== v57 ==
## alu16_top
module alu16_top(clk, valA, valB, aluop, sub, lr, cc, result);
	input clk;
	input [15:0] valA, valB;
	input [3:0] aluop;
	input sub, lr;
	output reg [3:0] cc;
	output reg [15:0] result;
	reg [15:0] a_q, b_q;
	reg [3:0] op_q;
	reg sub_q, lr_q;
	wire [3:0] cc_w;
	wire [15:0] result_w;
	ALU alu(.valA(a_q), .valB(b_q), .aluop(op_q), .sub(sub_q), .lr(lr_q), .cc(cc_w), .result(result_w));
	always @(posedge clk) begin
		a_q <= valA;
		b_q <= valB;
		op_q <= aluop;
		sub_q <= sub;
		lr_q <= lr;
		cc <= cc_w;
		result <= result_w;
	end
endmodule
Size: roughly 57 flip-flops, about 59 I/O pins, roughly 6000 um2 of cells after synthesis.
Settings: LEC_CHECK=0, ABC_AREA=1, CAP_MARGIN=0, CORE_ASPECT_RATIO=1.17, CORE_MARGIN=2, CORE_UTILIZATION=71, CTS_CLUSTER_DIAMETER=47, CTS_CLUSTER_SIZE=25, GPL_ROUTABILITY_DRIVEN=1, MAX_ROUTING_LAYER=met4, MIN_ROUTING_LAYER=met1, PLACE_DENSITY_LB_ADDON=0.27, SETUP_SLACK_MARGIN=0.46, SLEW_MARGIN=20; clock period 3.6 ns.
run.sh (not shown) runs the stock make flow with config.mk's settings and CLKGATE_MAP_FILE=.
What ended v57 was a tool error in global routing (5_1_grt); the run never finished.
Input-level comparison between v22 and v57:
==> flow/config.mk <==
export PLATFORM = sky130hd
export DESIGN_NAME = alu16_top
export DESIGN_NICKNAME = alu16_top
export VERILOG_FILES = /design/flow/design.v
export SDC_FILE = /design/flow/constraint.sdc
export NUM_CORES = 4
export LEC_CHECK = 0
export ABC_AREA = 0
export CAP_MARGIN = 20
export CORE_ASPECT_RATIO = 1.17
export CORE_MARGIN = 2
export CORE_UTILIZATION = 65
export GPL_ROUTABILITY_DRIVEN = 1
export MIN_ROUTING_LAYER = met1
export SLEW_MARGIN = 20
==> flow/constraint.sdc <==
create_clock -name core_clock -period 3.63 [get_ports {clk}]
set_input_delay 0.7260 -clock core_clock [delete_from_list [all_inputs] [get_ports {clk}]]
set_output_delay 0.7260 -clock core_clock [all_outputs]
set_load 0.01 [all_outputs]
==> comparison <==
v22 did not finish; the tool stopped in global routing (5_1_grt) with error GRT-0116.
Going from v57 to v22, the synthesized cell count was found to have gone down by 12%.
Number of cell rows in v22 is 4 above v57.
Area enclosed by the die boundary: v22 worse than v57
v22 ends up with lower number of setup buffers added after CTS than v57 does.
Of v22 and v57, the run reporting the lower area after synthesis was v57.
Input changes introduced in v59 (baseline for comparison: v22):
--- a/flow/config.mk
+++ b/flow/config.mk
@@ -10,6 +10,7 @@
 export CORE_ASPECT_RATIO = 1.17
 export CORE_MARGIN = 2
-export CORE_UTILIZATION = 65
-export GPL_ROUTABILITY_DRIVEN = 1
+export CORE_UTILIZATION = 40
+export GPL_ROUTABILITY_DRIVEN = 0
 export MIN_ROUTING_LAYER = met1
+export SETUP_SLACK_MARGIN = -0.62
 export SLEW_MARGIN = 20
==> flow/constraint.sdc <==
create_clock -name core_clock -period 6.38 [get_ports {clk}]
set_input_delay 1.2760 -clock core_clock [delete_from_list [all_inputs] [get_ports {clk}]]
set_output_delay 1.2760 -clock core_clock [all_outputs]
set_load 0.01 [all_outputs]
Findings:
Every stage of the flow completed for v59, and the final layout passed the timing, design-rule and antenna checks.
Changes observed in v59 relative to v22: area of the mapped netlist did not really move; core utilization before placement went down; number of standard cells after synthesis did not really move; number of buffers added for setup after CTS went down.
Compared with v22, in v59 standard-cell row count rose about 28%; post-synthesis average cell area about even; area of placed instances fell about 15%.
Looking at pre-CTS setup slack across both flows, v59 is the stronger of the two, with v22 trailing.
Sort v59 and v22 by HPWL reported at the end of detailed placement asc -> top: v59
Diff v22..v59 | number of levels in the clock H-tree | negligible
Here is what was changed in the inputs of v31 compared with v59.
--- a/flow/config.mk
+++ b/flow/config.mk
@@ -10,7 +10,6 @@
 export CORE_ASPECT_RATIO = 1.17
 export CORE_MARGIN = 2
-export CORE_UTILIZATION = 40
-export GPL_ROUTABILITY_DRIVEN = 0
+export CORE_UTILIZATION = 66
+export GPL_ROUTABILITY_DRIVEN = 1
 export MIN_ROUTING_LAYER = met1
-export SETUP_SLACK_MARGIN = -0.62
 export SLEW_MARGIN = 20
==> flow/constraint.sdc <==
create_clock -name core_clock -period 3.59 [get_ports {clk}]
set_input_delay 0.7180 -clock core_clock [delete_from_list [all_inputs] [get_ports {clk}]]
set_output_delay 0.7180 -clock core_clock [all_outputs]
set_load 0.01 [all_outputs]
Results
v31: DPL-0033 in clock tree synthesis (4_1_cts) -> run aborted. Diff v31..v59 | chip area in the Yosys report | unchanged. v31: cell area after placement about 20% above v59. From v31 to v59, count of input and output buffers did not move at all. Total instance count after detailed placement: v31 > v59. v31 — initial standard-cell utilization of the core 28 points higher, v59 as reference. v31 does worse than v59 on worst setup timing slack at the placement stage. When v31 is measured against v59, its number of cell rows turns out 24% lower. v31 vs v59 — core area dropped 6700 um2. Of v31 and v59, the run reporting the lower width of the chip was v31.
> inputs changed (v31 -> v16)
--- a/flow/config.mk
+++ b/flow/config.mk
@@ -6,10 +6,6 @@
 export NUM_CORES = 4
 export LEC_CHECK = 0
-export ABC_AREA = 0
 export CAP_MARGIN = 20
-export CORE_ASPECT_RATIO = 1.17
 export CORE_MARGIN = 2
-export CORE_UTILIZATION = 66
-export GPL_ROUTABILITY_DRIVEN = 1
-export MIN_ROUTING_LAYER = met1
+export CORE_UTILIZATION = 25
 export SLEW_MARGIN = 20
==> flow/constraint.sdc <==
create_clock -name core_clock -period 4.55 [get_ports {clk}]
set_input_delay 0.9100 -clock core_clock [delete_from_list [all_inputs] [get_ports {clk}]]
set_output_delay 0.9100 -clock core_clock [all_outputs]
set_load 0.01 [all_outputs]
Results
From v16 to v31, synthesized-area fraction occupied by ao, oa, aoi and oai cells did not move at all.
In the metrics for v16 and v31, the one carrying the higher core outline area is v16.
Note that the die width recorded for v16 amounts to 1.7 times the value seen in v31.
v16 finished end to end and its layout was clean on timing, DRC and antenna.
Post-placement setup slack is lower on v31
Diff v31..v16 | proportion of synthesized chip area in sequential cells | unchanged
Input changes introduced in v46 (baseline for comparison: v16):
--- a/flow/config.mk
+++ b/flow/config.mk
@@ -8,4 +8,6 @@
 export CAP_MARGIN = 20
 export CORE_MARGIN = 2
-export CORE_UTILIZATION = 25
+export CORE_UTILIZATION = 40
+export MAX_ROUTING_LAYER = met4
+export SETUP_SLACK_MARGIN = 0.6
 export SLEW_MARGIN = 20
==> flow/constraint.sdc <==
create_clock -name core_clock -period 4.7 [get_ports {clk}]
set_input_delay 0.9400 -clock core_clock [delete_from_list [all_inputs] [get_ports {clk}]]
set_output_delay 0.9400 -clock core_clock [all_outputs]
set_load 0.01 [all_outputs]
[summary]
- v46 finished every step from synthesis to the final layout, and the layout passed the timing, design-rule and antenna checks.
- The final reports for v46 and v16 show global-route usage higher in the former.
- Looking at setup slack across v16 and v46, the one that comes out higher is v46.
- Inverter tally of the final layout excluding the clock network: v16 and v46 compared, higher one is v46
- Final cell count (v46 vs. v16) decreases by a little under 10%
- Internal power contribution shrinks by a few percent when moving from v16 to v46.
- [compare] base=v16 new=v46: net count of the mapped netlist has remained practically unchanged, switching component of the power dropped about 4.3%.

alu16_top again, from the RTL that the note above started with.
Settings: LEC_CHECK=0, CAP_MARGIN=40, CORE_MARGIN=2, CORE_UTILIZATION=70, CTS_CLUSTER_DIAMETER=246, CTS_CLUSTER_SIZE=17, HOLD_SLACK_MARGIN=-0.08, PLACE_DENSITY=0.69, SLEW_MARGIN=20; clock period 2.27 ns.
The first run did not get past 3_5_place_dp with DPL-0038.
Next try:
==> flow/config.mk (replaced) <==
export PLATFORM = sky130hd
export DESIGN_NAME = alu16_top
export DESIGN_NICKNAME = alu16_top
export VERILOG_FILES = /design/flow/design.v
export SDC_FILE = /design/flow/constraint.sdc
export NUM_CORES = 4
export LEC_CHECK = 0
export CAP_MARGIN = 20
export CORE_MARGIN = 2
export CORE_UTILIZATION = 13
export SLEW_MARGIN = 20
==> flow/constraint.sdc (replaced) <==
create_clock -name core_clock -period 5.01 [get_ports {clk}]
set_input_delay 1.0020 -clock core_clock [delete_from_list [all_inputs] [get_ports {clk}]]
set_output_delay 1.0020 -clock core_clock [all_outputs]
set_load 0.01 [all_outputs]
Effect: This time the run finished with timing, DRC and antenna clean. Die size rose to 5.1 times its value. Synthesized cell count stays the same. Area after synthesis does not change.

wip/amber:
Starting RTL as in the previous note.
Design alu16_top, start of the top module:
module alu16_top(clk, valA, valB, aluop, sub, lr, cc, result);
clock: 2.27 ns
lec_check: 0
cap_margin: 20
core_margin: 2
core_utilization: 70
cts_cluster_diameter: 246
cts_cluster_size: 37
hold_slack_margin: -0.08
place_density: 0.69
slew_margin: 20
Status(wip/amber) = ERROR, stage = detailed placement (3_5_place_dp)
Input changes introduced in wip/xenon (baseline for comparison: wip/amber):
- removing PLACE_DENSITY (formerly 0.69)
- removing CTS_CLUSTER_DIAMETER (formerly 246)
- setting SETUP_SLACK_MARGIN to 0.97 for the first time
- removing CTS_CLUSTER_SIZE (formerly 37)
- changing CORE_UTILIZATION from 70 to 57
- removing HOLD_SLACK_MARGIN (formerly -0.08)
- changing the clock period (ns, I/O delays scaled along) from 2.27 to 3.41
Findings:
wip/xenon: it failed with a tool error in global routing (5_1_grt), so there are no final results. Synthesized-area fraction occupied by ao, oa, aoi and oai cells came out exactly the same in wip/xenon and wip/amber. Going from wip/amber to wip/xenon, floorplan row count grows by about 11%. Note that the die width recorded for wip/amber amounts to 0.906 times the value seen in wip/xenon. Number of synthesized flops with an enable pin came out exactly the same in wip/xenon and wip/amber. Starting utilization of the core area for wip/xenon: 14 points down relative to wip/amber. Sequential share of the synthesized area essentially unchanged between wip/amber and wip/xenon. Looking at core area across both flows, wip/xenon is the weaker of the two, with wip/amber ahead. Row die area: wip/xenon higher / wip/amber lower. Y dimension of the die delta for wip/xenon relative to wip/amber: about 10% higher. Diff wip/amber..wip/xenon | number of standard cells after synthesis | unchanged.
> inputs changed (wip/xenon -> wip/raven)
- clearing SETUP_SLACK_MARGIN, which used to be 0.97
- swapping 57 for 40 in CORE_UTILIZATION
- swapping 3.41 for 4.55 in the clock period (ns, I/O delays scaled along)
- Area after detailed placement, wip/raven and wip/xenon: higher on wip/xenon
- Across wip/xenon and wip/raven, a clean result was obtained everywhere but in wip/xenon.
- The log for wip/xenon ends in global routing (5_1_grt) with error GRT-0232, so the run never completed.
- Going from wip/xenon to wip/raven, the number of gates resized after cts was found to have gone down by 128.
- As of wip/raven, number of cell rows had risen by more than 10% compared to wip/xenon.
## Diff of input files: wip/quartz against wip/raven
- SETUP_SLACK_MARGIN: unset -> -0.44
- CORE_ASPECT_RATIO: unset -> 0.51
- CTS_CLUSTER_DIAMETER: unset -> 385
- CTS_CLUSTER_SIZE: unset -> 98
- the clock period (ns, I/O delays scaled along): 4.55 -> 4.7
- Going from wip/raven to wip/quartz, the area added between synthesis and finish was found to have gone up by 0.22 points.
- Share of the cycle needed by the critical path after routing in wip/quartz is 2.1 points higher than in wip/raven
- wip/quartz vs. wip/raven: clock-buffer cell count climbed 1, routed wire length rose by 3900 um.
> inputs changed (wip/quartz -> wip/maple)
- swapping 98 for 25 in CTS_CLUSTER_SIZE
- putting CELL_PAD_IN_SITES_GLOBAL_PLACEMENT at 3 where nothing was set
- putting GPL_TIMING_DRIVEN at 0 where nothing was set
- putting MIN_ROUTING_LAYER at met1 where nothing was set
- putting MAX_ROUTING_LAYER at met4 where nothing was set
- clearing SETUP_SLACK_MARGIN, which used to be -0.44
- putting TNS_END_PERCENT at 55 where nothing was set
- clearing CTS_CLUSTER_DIAMETER, which used to be 385
- swapping 2 for 4 in CORE_MARGIN
- swapping 20 for 35 in SLEW_MARGIN
- swapping 0.51 for 1.23 in CORE_ASPECT_RATIO
- putting GPL_ROUTABILITY_DRIVEN at 0 where nothing was set
- swapping 20 for 10 in CAP_MARGIN
Notes after the runs:
- wip/maple ran to completion and came out clean on the timing, design-rule and antenna checks.
- Delta (wip/maple minus wip/quartz): die area climbed about 6%; core utilization of the finished layout moved down; timing-limited maximum frequency now sits lower; time the final worst path needs with I/O delays and setup +0.068 ns; total non-filler cell area in the finished layout grew by 0.68%.
- Total power: wip/maple below wip/quartz
- Between wip/maple and wip/quartz, the share of the final layout cell area in sequential cells figures differ only marginally.
Inputs modified between wip/maple and wip/umber:
- clearing MAX_ROUTING_LAYER, which used to be met4
- swapping 10 for 20 in CAP_MARGIN
- putting SETUP_SLACK_MARGIN at 1.69 where nothing was set
- clearing CTS_CLUSTER_SIZE, which used to be 25
- putting ABC_AREA at 0 where nothing was set
- clearing CELL_PAD_IN_SITES_GLOBAL_PLACEMENT, which used to be 3
- clearing TNS_END_PERCENT, which used to be 55
- putting PLACE_DENSITY_LB_ADDON at 0.09 where nothing was set
- swapping 35 for 20 in SLEW_MARGIN
- clearing GPL_TIMING_DRIVEN, which used to be 0
- swapping 1.23 for 0.5 in CORE_ASPECT_RATIO
- swapping 4 for 2 in CORE_MARGIN
- swapping 4.7 for 6.38 in the clock period (ns, I/O delays scaled along)
Results
Delta(utilization, wip/umber - wip/maple) < 0. On share of total power in the clock network, the lower figure sits with wip/maple, not wip/umber. Worst setup slack for wip/umber is higher than for wip/maple. The wire length reported for wip/umber is smaller than that of wip/maple by 3600 um. In wip/umber relative to wip/maple, clock power had gone down by more than a quarter. Diff wip/maple -> wip/umber: global-route usage over all layers went down; area added between synthesis and finish lower; die size shows a reduction of 5.4%; switching part of the total decreased 0.25 points.
Power figures rest on the tool's default switching activity, not on a simulated workload.
